Design computing_core, start of the top module:
module computing_core(
clk,rst,
load_done,
activate0,
activate1,
activate2,
weight0,
weight1,
weight2,
weight3,
out_psum0,
out_psum1,
out_psum2,
out_psum3,
out_psum_vld
    );
For scale: roughly 6,600 cells after synthesis, about 1,300 flip-flops, ~400 I/O pins, ~0.069 mm^2 of cells after synthesis.
make LEC_CHECK=0 ABC_AREA=0 CAP_MARGIN=0 CORE_ASPECT_RATIO=0.82 CORE_MARGIN=2 CORE_UTILIZATION=33 CTS_CLUSTER_SIZE=44 PLACE_DENSITY_LB_ADDON=0.13 SLEW_MARGIN=20 finish   # period 7.26 ns
run.sh (not shown) runs the stock make flow with config.mk's settings and CLKGATE_MAP_FILE=.
The starting point finished clean.
Next try:
ABC_AREA = unset   (was 0)
CAP_MARGIN = 20   (was 0)
CORE_ASPECT_RATIO = unset   (was 0.82)
CORE_UTILIZATION = 40   (was 33)
CTS_CLUSTER_SIZE = unset   (was 44)
PLACE_DENSITY_LB_ADDON = unset   (was 0.13)
clock period = 4.9 ns   (was 7.26 ns; I/O delays follow)
- The changed run finished with negative setup slack left
- setup slack is worse by 1200 ps
- count of clock-buffer cells in the layout goes down by 8
- final area stays flat
- global-route usage rose by 2.1 points
- wire length shrinks by 7.9%
- first-iteration DRC count fell by 7.3%
- area after synthesis is unchanged
- critical path depth came out higher by 1
- sequential cell count stays the same
- worst hold slack gains 3.8 ps
- cell count decreases by 4.3%
Next try:
CAP_MARGIN = 5   (was 20)
CORE_UTILIZATION = 72   (was 40)
SETUP_SLACK_MARGIN = -0.36   (was unset)
clock period = 3.51 ns   (was 4.9 ns; I/O delays follow)
=> The new run completed, yet does not pass: negative setup slack. Core utilization rises by 39 points. Register-to-register slack loses 800 ps. Design area rises by 1.3%. Clock power rises by 38%. Combinational power rises by 44%. Synthesized cell count does not change. Hold slack gains 11 ps. Area after synthesis is unchanged. Sequential power rises by 40%.

* * *

computing_core again, from the RTL that the note above started with.
clock: 4.77 ns
lec_check: 0
cap_margin: 20
core_margin: 2
core_utilization: 59
setup_slack_margin: 1.24
slew_margin: 20
The baseline ran to the end with violations: negative setup slack.
Next try:
--- a/flow/config.mk
+++ b/flow/config.mk
@@ -10,2 +10,2 @@
-export CORE_UTILIZATION = 59
-export SETUP_SLACK_MARGIN = 1.24
+export CORE_UTILIZATION = 40
+export SETUP_SLACK_MARGIN = 1.4
==> flow/constraint.sdc (replaced) <==
create_clock -name core_clock -period 6.24 [get_ports {clk}]
set_input_delay 1.2480 -clock core_clock [delete_from_list [all_inputs] [get_ports {clk}]]
set_output_delay 1.2480 -clock core_clock [all_outputs]
set_load 0.01 [all_outputs]
Effect: With this change the flow completed, yet does not pass: antenna violations; worst setup slack is better by 1.2 ns; first-iteration DRC count fell by 17%; sequential share of layout area rose by 0.76 points.
Next try:
--- a/flow/config.mk
+++ b/flow/config.mk
@@ -10,2 +10,2 @@
-export CORE_UTILIZATION = 40
-export SETUP_SLACK_MARGIN = 1.4
+export CORE_UTILIZATION = 64
+export SETUP_SLACK_MARGIN = 1.32
==> flow/constraint.sdc (replaced) <==
create_clock -name core_clock -period 5.33 [get_ports {clk}]
set_input_delay 1.0660 -clock core_clock [delete_from_list [all_inputs] [get_ports {clk}]]
set_output_delay 1.0660 -clock core_clock [all_outputs]
set_load 0.01 [all_outputs]
Outcome: With this change the flow reached the layout checks and failed them: negative setup slack; die area came out lower by 37%; cell area is lower by 1.4%; global-route usage rises by 9.6 points; sequential share of layout area rose by 0.54 points; final cell count goes down by 9.7%; flip-flop count is unchanged; total power increases by 15%; synthesized cell count does not change; worst setup slack got worse by 0.70 ns.

* * *

north:
The RTL this note starts from:
==> flow/design.v <==
`timescale 1ns / 1ps
module mult_gen_0(
    CLK,
    A,
    B,
    P
);
input              CLK;
input      [7:0]   A;
input      [7:0]   B;
output     [7:0]   P;
reg [7:0]  a_reg;
reg [7:0]  b_reg;
reg [7:0]  p_reg0;
reg [7:0]  p_reg1;
assign P = p_reg1;
always @(posedge CLK) begin
    a_reg  <= A;
    b_reg  <= B;
    p_reg0 <= a_reg * b_reg;
    p_reg1 <= p_reg0;
end
endmodule
`timescale 1ns / 1ps
module pe(
clk, 
rst,
in_data, 
in_weight, 
in_psum,
in_data_update, 
in_weight_update, 
in_psum_update,
out_psum, 
out_psum_vld
    );
parameter WIDTH             = 8;
parameter PIPELINE_STAGE    = 3;
input                               clk;
input                               rst;
input   [WIDTH - 1 : 0]             in_data;
input   [WIDTH - 1 : 0]             in_weight;
input   [WIDTH - 1 : 0]         in_psum;
input                               in_data_update;
input                               in_weight_update;
input                               in_psum_update;
output  [WIDTH - 1 : 0]         out_psum;
output                              out_psum_vld;
reg     [WIDTH - 1 : 0]             in_data_reg;
reg     [WIDTH - 1 : 0]             in_weight_reg;
reg     [WIDTH - 1 : 0]             in_psum_reg;
wire                                in_update;
wire    [WIDTH - 1 : 0]         out_mult;
reg     [WIDTH - 1 : 0]         in_psum_pipeline        [0 : PIPELINE_STAGE - 1];
reg                                 out_psum_vld_pipeline   [0 : PIPELINE_STAGE];
integer i;
mult_gen_0 mult_unit (
  .CLK(clk),   
  .A(in_data_reg),       
  .B(in_weight_reg),       
  .P(out_mult)       
);
assign in_update = (in_data_update | in_weight_update | in_psum_update);
assign out_psum = in_psum_pipeline[PIPELINE_STAGE-1] + out_mult;
assign out_psum_vld = out_psum_vld_pipeline[PIPELINE_STAGE];
always @(posedge clk) begin
    if(rst) begin
        in_data_reg <= 0;
        in_weight_reg <= 0;
        in_psum_reg <= 0;
    end
    else begin
        if(in_data_update) begin
            in_data_reg <= in_data;
        end
        if(in_weight_update) begin
            in_weight_reg <= in_weight;
        end
        if(in_psum_update) begin
            in_psum_reg <= in_psum;
        end
    end
end
always @(posedge clk) begin
    if(rst) begin
        for(i = 0; i <= PIPELINE_STAGE; i = i + 1) begin: zero_init_out_psum_vld
            out_psum_vld_pipeline[i] <= 0;
        end 
    end
    else begin
        out_psum_vld_pipeline[0] <= in_update;
        for(i = 0; i < PIPELINE_STAGE; i = i + 1) begin: pipeline_stage_out_psum_vld
            out_psum_vld_pipeline[i+1] <= out_psum_vld_pipeline[i];
        end 
    end
end
always @(posedge clk) begin
    if(rst) begin
        for(i = 0; i <= PIPELINE_STAGE - 1; i = i + 1) begin: zero_init_in_psum
            in_psum_pipeline[i] <= 0;
        end 
    end
    else begin
        in_psum_pipeline[0] <= in_psum_reg;
        for(i = 0; i < PIPELINE_STAGE - 1; i = i + 1) begin: pipeline_stage_in_psum
            in_psum_pipeline[i+1] <= in_psum_pipeline[i];
        end 
    end
end
endmodule
`timescale 1ns / 1ps
module pmul(
clk,rst,
in_update,
in_data2,
in_data1,
in_data0,
in_weight2,
in_weight1,
in_weight0,
psum,
psum_vld
    );
    parameter WIDTH = 8;
    input clk;
    input rst;
    input [WIDTH-1:0] in_data2;
    input [WIDTH-1:0] in_data1;
    input [WIDTH-1:0] in_data0;
    input [WIDTH-1:0] in_weight2;
    input [WIDTH-1:0] in_weight1;
    input [WIDTH-1:0] in_weight0;
    input wire        in_update;
    output [WIDTH-1:0]psum;
    output            psum_vld;
    wire [2:0] out_psum_vld;
    wire [WIDTH-1:0] out_psum [0:2];
    assign psum = out_psum[2] + out_psum[1] + out_psum[0];
    assign psum_vld = (out_psum_vld == 3'b111);
    pe pe2( .clk(clk), .rst(rst), 
            .in_data(in_data2), .in_weight(in_weight2), .in_psum(0), 
            .in_data_update(in_update), .in_weight_update(in_update), .in_psum_update(in_update), 
            .out_psum(out_psum[2]), .out_psum_vld(out_psum_vld[2]));
    pe pe1( .clk(clk), .rst(rst), 
            .in_data(in_data1), .in_weight(in_weight1), .in_psum(0), 
            .in_data_update(in_update), .in_weight_update(in_update), .in_psum_update(in_update), 
            .out_psum(out_psum[1]), .out_psum_vld(out_psum_vld[1]));
    pe pe0( .clk(clk), .rst(rst), 
            .in_data(in_data0), .in_weight(in_weight0), .in_psum(0), 
            .in_data_update(in_update), .in_weight_update(in_update), .in_psum_update(in_update), 
            .out_psum(out_psum[0]), .out_psum_vld(out_psum_vld[0]));
endmodule
`timescale 1ns / 1ps
module pcore(
    clk,rst,
    in_update,  
    activate2,
    activate1,
    activate0,
    weight2,
    weight1,
    weight0,
    out_psum,
    out_psum_vld
    );
    parameter WIDTH = 8;
    input wire                      clk,rst,in_update;
    input  wire [3*WIDTH-1:0]       activate2;
    input  wire [3*WIDTH-1:0]       activate1;
    input  wire [3*WIDTH-1:0]       activate0;
    input  wire [3*WIDTH-1:0]       weight2;
    input  wire [3*WIDTH-1:0]       weight1;
    input  wire [3*WIDTH-1:0]       weight0;
    output wire [WIDTH-1:0]         out_psum;
    output wire                     out_psum_vld;
    wire        [WIDTH-1:0]         psum[0:2];
    wire        [2:0]               psum_vld;
    assign out_psum = psum[2] + psum[1] + psum[0];
    assign out_psum_vld = psum_vld[2] & psum_vld[1] & psum_vld[0];
    pmul #(.WIDTH(WIDTH))p2(.clk(clk), .rst(rst), 
         .in_update(in_update), 
         .in_data2(activate2[3*WIDTH-1:2*WIDTH]), .in_data1(activate2[2*WIDTH-1:1*WIDTH]), .in_data0(activate2[1*WIDTH-1:0]), 
         .in_weight2(weight2[3*WIDTH-1:2*WIDTH]), .in_weight1(weight2[2*WIDTH-1:1*WIDTH]), .in_weight0(weight2[1*WIDTH-1:0]), 
         .psum(psum[2]), .psum_vld(psum_vld[2]));
    pmul #(.WIDTH(WIDTH))p1(.clk(clk), .rst(rst), 
         .in_update(in_update), 
         .in_data2(activate1[3*WIDTH-1:2*WIDTH]), .in_data1(activate1[2*WIDTH-1:1*WIDTH]), .in_data0(activate1[1*WIDTH-1:0]), 
         .in_weight2(weight1[3*WIDTH-1:2*WIDTH]), .in_weight1(weight1[2*WIDTH-1:1*WIDTH]), .in_weight0(weight1[1*WIDTH-1:0]), 
         .psum(psum[1]), .psum_vld(psum_vld[1]));
    pmul #(.WIDTH(WIDTH))p0(.clk(clk), .rst(rst), 
         .in_update(in_update), 
         .in_data2(activate0[3*WIDTH-1:2*WIDTH]), .in_data1(activate0[2*WIDTH-1:1*WIDTH]), .in_data0(activate0[1*WIDTH-1:0]), 
         .in_weight2(weight0[3*WIDTH-1:2*WIDTH]), .in_weight1(weight0[2*WIDTH-1:1*WIDTH]), .in_weight0(weight0[1*WIDTH-1:0]), 
         .psum(psum[0]), .psum_vld(psum_vld[0]));
endmodule
`timescale 1ns / 1ps
module computing_core(
clk,rst,
load_done,
activate0,
activate1,
activate2,
weight0,
weight1,
weight2,
weight3,
out_psum0,
out_psum1,
out_psum2,
out_psum3,
out_psum_vld
    );
    parameter WIDTH = 8;
    input  wire                 clk,rst,load_done;
    input  wire  [9*WIDTH-1:0]   weight0,weight1,weight2,weight3;
    input  wire [3*WIDTH-1:0]   activate0;
    input  wire [3*WIDTH-1:0]   activate1;
    input  wire [3*WIDTH-1:0]   activate2;
    output wire [WIDTH-1:0]     out_psum0;
    output wire [WIDTH-1:0]     out_psum1;
    output wire [WIDTH-1:0]     out_psum2;
    output wire [WIDTH-1:0]     out_psum3;
    output wire                 out_psum_vld;
    wire [3:0]      psum_vld;
    assign out_psum_vld = psum_vld[0] & psum_vld[1] & psum_vld[2] & psum_vld[3];
    pcore #(.WIDTH(WIDTH))p0(.clk(clk), .rst(rst), .in_update(load_done),
            .activate2(activate0),
            .activate1(activate1),
            .activate0(activate2),
            .weight2({weight0[64+:8], weight0[56+:8], weight0[48+:8]}),
            .weight1({weight0[40+:8], weight0[32+:8], weight0[24+:8]}),
            .weight0({weight0[16+:8], weight0[8+:8],  weight0[0+:8]}),
            .out_psum(out_psum0), .out_psum_vld(psum_vld[0]));
    pcore #(.WIDTH(WIDTH))p1(.clk(clk), .rst(rst), .in_update(load_done),
            .activate2(activate0),
            .activate1(activate1),
            .activate0(activate2),
            .weight2({weight1[64+:8], weight1[56+:8], weight1[48+:8]}),
            .weight1({weight1[40+:8], weight1[32+:8], weight1[24+:8]}),
            .weight0({weight1[16+:8], weight1[8+:8] , weight1[0+:8]}),
            .out_psum(out_psum1), .out_psum_vld(psum_vld[1]));
    pcore #(.WIDTH(WIDTH))p2(.clk(clk), .rst(rst), .in_update(load_done),
            .activate2(activate0),
            .activate1(activate1),
            .activate0(activate2),
            .weight2({weight2[64+:8], weight2[56+:8], weight2[48+:8]}),
            .weight1({weight2[40+:8], weight2[32+:8], weight2[24+:8]}),
            .weight0({weight2[16+:8], weight2[8+:8] , weight2[0+:8]}),
            .out_psum(out_psum2), .out_psum_vld(psum_vld[2]));
    pcore #(.WIDTH(WIDTH))p3(.clk(clk), .rst(rst), .in_update(load_done),
            .activate2(activate0),
            .activate1(activate1),
            .activate0(activate2),
            .weight2({weight3[64+:8], weight3[56+:8], weight3[48+:8]}),
            .weight1({weight3[40+:8], weight3[32+:8], weight3[24+:8]}),
            .weight0({weight3[16+:8], weight3[8+:8] , weight3[0+:8]}),
            .out_psum(out_psum3), .out_psum_vld(psum_vld[3]));
endmodule
==> flow/config.mk <==
export PLATFORM = sky130hd
export DESIGN_NAME = computing_core
export DESIGN_NICKNAME = computing_core
export VERILOG_FILES = /design/flow/design.v
export SDC_FILE = /design/flow/constraint.sdc
export NUM_CORES = 4
export LEC_CHECK = 0
export ABC_AREA = 1
export CAP_MARGIN = 0
export CORE_ASPECT_RATIO = 0.82
export CORE_MARGIN = 2
export CORE_UTILIZATION = 72
export CTS_CLUSTER_SIZE = 44
export HOLD_SLACK_MARGIN = 0.26
export MAX_ROUTING_LAYER = met4
export PLACE_DENSITY_LB_ADDON = 0.01
export SETUP_SLACK_MARGIN = 1.17
export SLEW_MARGIN = 20
export TNS_END_PERCENT = 70
==> flow/constraint.sdc <==
create_clock -name core_clock -period 3.98 [get_ports {clk}]
set_input_delay 0.7960 -clock core_clock [delete_from_list [all_inputs] [get_ports {clk}]]
set_output_delay 0.7960 -clock core_clock [all_outputs]
set_load 0.01 [all_outputs]
No crash in north: every stage finished, but the layout fails its final checks due to setup timing.
Inputs modified between north and south:
# north
export LEC_CHECK = 0
export ABC_AREA = 1
export CAP_MARGIN = 0
export CORE_ASPECT_RATIO = 0.82
export CORE_MARGIN = 2
export CORE_UTILIZATION = 72
export CTS_CLUSTER_SIZE = 44
export HOLD_SLACK_MARGIN = 0.26
export MAX_ROUTING_LAYER = met4
export PLACE_DENSITY_LB_ADDON = 0.01
export SETUP_SLACK_MARGIN = 1.17
export SLEW_MARGIN = 20
export TNS_END_PERCENT = 70
create_clock -name core_clock -period 3.98 [get_ports {clk}]
# south
export LEC_CHECK = 0
export ABC_AREA = 0
export CAP_MARGIN = 0
export CORE_ASPECT_RATIO = 0.82
export CORE_MARGIN = 2
export CORE_UTILIZATION = 72
export CTS_CLUSTER_SIZE = 44
export PLACE_DENSITY_LB_ADDON = 0.01
export SETUP_SLACK_MARGIN = 1.8
export SLEW_MARGIN = 20
create_clock -name core_clock -period 6.25 [get_ports {clk}]
Results
Comparing south and north, the one run not ending clean was north. Complete run, failing final checks: north, reason setup timing. Compared with north, yosys stat cell total in south decreased by more than a quarter. Delta (south minus north): final clock period utilization by the worst path -40 points, sequential share of layout area increased by 3.6 points relative to the old numbers, cell-internal power fell by 36%, setup violation total in the final timing report now sits lower.
Relative to south, the following input files were edited for east:
# south
export LEC_CHECK = 0
export ABC_AREA = 0
export CAP_MARGIN = 0
export CORE_ASPECT_RATIO = 0.82
export CORE_MARGIN = 2
export CORE_UTILIZATION = 72
export CTS_CLUSTER_SIZE = 44
export PLACE_DENSITY_LB_ADDON = 0.01
export SETUP_SLACK_MARGIN = 1.8
export SLEW_MARGIN = 20
create_clock -name core_clock -period 6.25 [get_ports {clk}]
# east
export LEC_CHECK = 0
export CAP_MARGIN = 5
export CORE_MARGIN = 2
export CORE_UTILIZATION = 72
export SETUP_SLACK_MARGIN = 0.26
export SLEW_MARGIN = 20
create_clock -name core_clock -period 5.33 [get_ports {clk}]
==> results <==
east: flow complete, layout not clean; failing: setup timing. In the flow results for east and south, the clock latency at the later pin of the worst-skew pair is smaller on south. Re detailed-router iteration count before antenna repair: south was lower than east. As of east, total routed wirelength had risen by a few percent compared to south. Comparing east against south, there is no change at all in count of library flops with an enable pin. Relative to south, global routing usage on met2 has gone up in east. Going from south to east, reported leakage power higher, area share of buffers outside the clock network +0.31 points, final critical-path share of the clock period +12 points.
--- input diff east..west ---
# east
export LEC_CHECK = 0
export CAP_MARGIN = 5
export CORE_MARGIN = 2
export CORE_UTILIZATION = 72
export SETUP_SLACK_MARGIN = 0.26
export SLEW_MARGIN = 20
create_clock -name core_clock -period 5.33 [get_ports {clk}]
# west
export LEC_CHECK = 0
export ABC_AREA = 1
export CAP_MARGIN = 20
export CORE_MARGIN = 2
export CORE_UTILIZATION = 72
export CTS_CLUSTER_DIAMETER = 400
export SETUP_SLACK_MARGIN = -0.64
export SLEW_MARGIN = 20
create_clock -name core_clock -period 6.49 [get_ports {clk}]
## What came out
In west, the utilization came out 1.8 points below the value in east. east finished all stages; however, its layout fails the closing checks, the failures being setup timing. Nothing crashed in west and all stages finished; the problem is that the final layout failed, the offending checks being setup timing. Pin slew with the least headroom to its limit | west above east. west -> east: detailed-router iteration count before antenna repair delta 0, exact match. | clock-buffer cell count | lower: east |. The fraction of area in non-clock buffers of west falls short of that of east by 0.49 points.
No activity file was given, so power comes from the tool's default toggle rates.
